Design tt_um_control_top, start of the top module:
module tt_um_control_top #(
  parameter ADDRW = 24,
  parameter OPCODEW = 2,
  parameter REQ_QDEPTH = 4,
  parameter COMP_QDEPTH = 4
  ) (
    input  wire       ena,       
    input  wire       clk,       
    input  wire       rst_n,     
    input  wire [7:0] ui_in, 
    output wire [7:0] uo_out, 
    input  wire [7:0] uio_in,     
    output wire [7:0] uio_out, 
    output wire [7:0] uio_oe      
);
Size: ~4,300 cells after synthesis, ~860 flip-flops, roughly 43 I/O pins.
clock: 3.33 ns
lec_check: 0
abc_area: 1
cap_margin: 20
core_margin: 2
core_utilization: 72
cts_cluster_diameter: 396
cts_cluster_size: 14
hold_slack_margin: 0.3
place_density_lb_addon: 0.04
setup_slack_margin: 0.84
slew_margin: 20
run.sh (not shown) runs the stock make flow with config.mk's settings and CLKGATE_MAP_FILE=.
The first run finished with timing, DRC and antenna clean.
Next try:
==> flow/config.mk (replaced) <==
export PLATFORM = sky130hd
export DESIGN_NAME = tt_um_control_top
export DESIGN_NICKNAME = tt_um_control_top
export VERILOG_FILES = /design/flow/design.v
export SDC_FILE = /design/flow/constraint.sdc
export NUM_CORES = 4
export LEC_CHECK = 0
export CAP_MARGIN = 20
export CORE_MARGIN = 2
export CORE_UTILIZATION = 56
export SLEW_MARGIN = 20
==> flow/constraint.sdc (replaced) <==
create_clock -name core_clock -period 3.31 [get_ports {clk}]
set_input_delay 0.6620 -clock core_clock [delete_from_list [all_inputs] [get_ports {clk}]]
set_output_delay 0.6620 -clock core_clock [all_outputs]
set_load 0.01 [all_outputs]
Result: With this change the flow completed and failed the layout checks on setup timing; worst hold slack is about the same; sequential power goes down by about 10%; die size grows by 23%; setup slack is worse by 410 ps; final area decreases by 1.8%; combinational power decreases by 31%; clock skew drops by 4.2 ps; routed wire length came out lower by 8.7%; non-clock buffer count goes down by 19.
Next try:
--- a/flow/config.mk
+++ b/flow/config.mk
@@ -6,6 +6,8 @@
 export NUM_CORES = 4
 export LEC_CHECK = 0
+export ABC_AREA = 1
 export CAP_MARGIN = 20
 export CORE_MARGIN = 2
-export CORE_UTILIZATION = 56
+export CORE_UTILIZATION = 72
+export SETUP_SLACK_MARGIN = 0.31
 export SLEW_MARGIN = 20
==> flow/constraint.sdc (replaced) <==
create_clock -name core_clock -period 3.27 [get_ports {clk}]
set_input_delay 0.6540 -clock core_clock [delete_from_list [all_inputs] [get_ports {clk}]]
set_output_delay 0.6540 -clock core_clock [all_outputs]
set_load 0.01 [all_outputs]
With this change the flow completed with no timing, DRC or antenna violations. Register-to-register slack got worse by 270 ps. Worst setup slack is better by 300 ps. Power went up by about a fifth. Synthesized area rose by a few percent. Utilization rose by 17 points.
Next try:
--- a/flow/config.mk
+++ b/flow/config.mk
@@ -6,8 +6,6 @@
 export NUM_CORES = 4
 export LEC_CHECK = 0
-export ABC_AREA = 1
 export CAP_MARGIN = 20
 export CORE_MARGIN = 2
-export CORE_UTILIZATION = 72
-export SETUP_SLACK_MARGIN = 0.31
+export CORE_UTILIZATION = 65
 export SLEW_MARGIN = 20
==> flow/constraint.sdc (replaced) <==
create_clock -name core_clock -period 4.49 [get_ports {clk}]
set_input_delay 0.8980 -clock core_clock [delete_from_list [all_inputs] [get_ports {clk}]]
set_output_delay 0.8980 -clock core_clock [all_outputs]
set_load 0.01 [all_outputs]
Outcome: The new run completed without violations. Worst setup slack is worse by 19 ps. Sequential share of layout area went up by 2.8 points. Sequential power falls by 35%. Register-to-register slack gains 1000 ps.

* * *

== north ==
Starting RTL as in the previous note.
export LEC_CHECK = 0
export ABC_AREA = 1
export CAP_MARGIN = 20
export CELL_PAD_IN_SITES_DETAIL_PLACEMENT = 1
export CELL_PAD_IN_SITES_GLOBAL_PLACEMENT = 3
export CORE_ASPECT_RATIO = 0.6
export CORE_MARGIN = 2
export CORE_UTILIZATION = 40
export CTS_CLUSTER_SIZE = 98
export GPL_TIMING_DRIVEN = 0
export HOLD_SLACK_MARGIN = 0.19
export MAX_ROUTING_LAYER = met4
export SETUP_SLACK_MARGIN = 2.92
export SLEW_MARGIN = 20
export TNS_END_PERCENT = 65
create_clock -name core_clock -period 10.0 [get_ports {clk}]
--- input diff north..south ---
- clearing ABC_AREA, which used to be 1
- clearing CTS_CLUSTER_SIZE, which used to be 98
- clearing HOLD_SLACK_MARGIN, which used to be 0.19
- clearing SETUP_SLACK_MARGIN, which used to be 2.92
- clearing CORE_ASPECT_RATIO, which used to be 0.6
- clearing TNS_END_PERCENT, which used to be 65
- clearing MAX_ROUTING_LAYER, which used to be met4
- clearing CELL_PAD_IN_SITES_DETAIL_PLACEMENT, which used to be 1
- clearing CELL_PAD_IN_SITES_GLOBAL_PLACEMENT, which used to be 3
- clearing GPL_TIMING_DRIVEN, which used to be 0
[summary]
- The final layout from south, which completed every stage, passed the timing, design-rule and antenna checks at the end of the flow.
- Of the two values seen for routing layer with the top usage in global route, met2 was produced by south and met1 by north.
- Die width, north and south, lower one = south.
- From north to south the numbers moved as follows: multi-input combinational area share saw an increase, depth of the most critical reg-to-reg path dropped 2, sequential share of layout area picked up an extra 3.5 points, number of sinks driven by the clock tree shows no meaningful change.
- Floorplan utilization was higher in north than in south.
- First-iteration DRC count ends up higher on north.
- STATUS routed wire length: south wins against north
Input-level comparison between east and south:
- changing CORE_UTILIZATION from 40 to 64
- changing the clock period (ns, I/O delays scaled along) from 10.0 to 14.7
## What came out
Summary: with south as the reference, average via count per standard cell in east moved up by more than 10%.
The final reports for east and south show die height lower in the former.
east improves on south in final setup slack of the worst path.
Worst setup path endpoint = uo_out[1]: south; worst setup path endpoint = uo_out[3]: east
Against south, east comes in 0.97 points lower on layout overhead on the synthesized area.
east vs south: power consumption down
Against south, east reports a part of the total power dissipated in the clock network that is higher.
Re design area: east and south aren't equal, and the lower value belongs to east.
Diff south..east | final layout net count | negligible
Edits applied to the flow inputs when going from east to west:
- swapping 64 for 37 in CORE_UTILIZATION
- swapping 14.7 for 5.86 in the clock period (ns, I/O delays scaled along)
[summary]
- Re part of the power in the clock network: east was lower than west.
- Cmp west and east / clock-buffer cell count / higher: west
- Number of global-route vias before repair: west vs east up about 3.3%
- Power density normalized to cell area: west > east
- The wire length of the first global-routing pass in east is 0.949 times that in west.
- Min worst hold slack across west and east: west
- Compared with east, west degrades clock network power consumption.
- west has layout overhead on the synthesized area above what east had.
- Compared with east, in west number of vias per cell moved down; final clock period utilization by the worst path moved up; overall power moved up.
Relative to west, the following input files were edited for middle:
- a change of CORE_UTILIZATION from 37 to 72
- an added ABC_AREA of 1
- an added PLACE_DENSITY_LB_ADDON of 0.02
- a change of the clock period (ns, I/O delays scaled along) from 5.86 to 5.48
==> results <==
- middle vs west — part of the cycle the worst path needs rose 0.89 points.
- Final antenna diode count: middle vs west, no meaningful difference
- When the final numbers for middle and west were put side by side, the number of well taps turned out to be greater in west.
- Looking at buffer share of cell area across middle and west, the one that comes out higher is middle.
Power figures rest on the tool's default switching activity, not on a simulated workload.
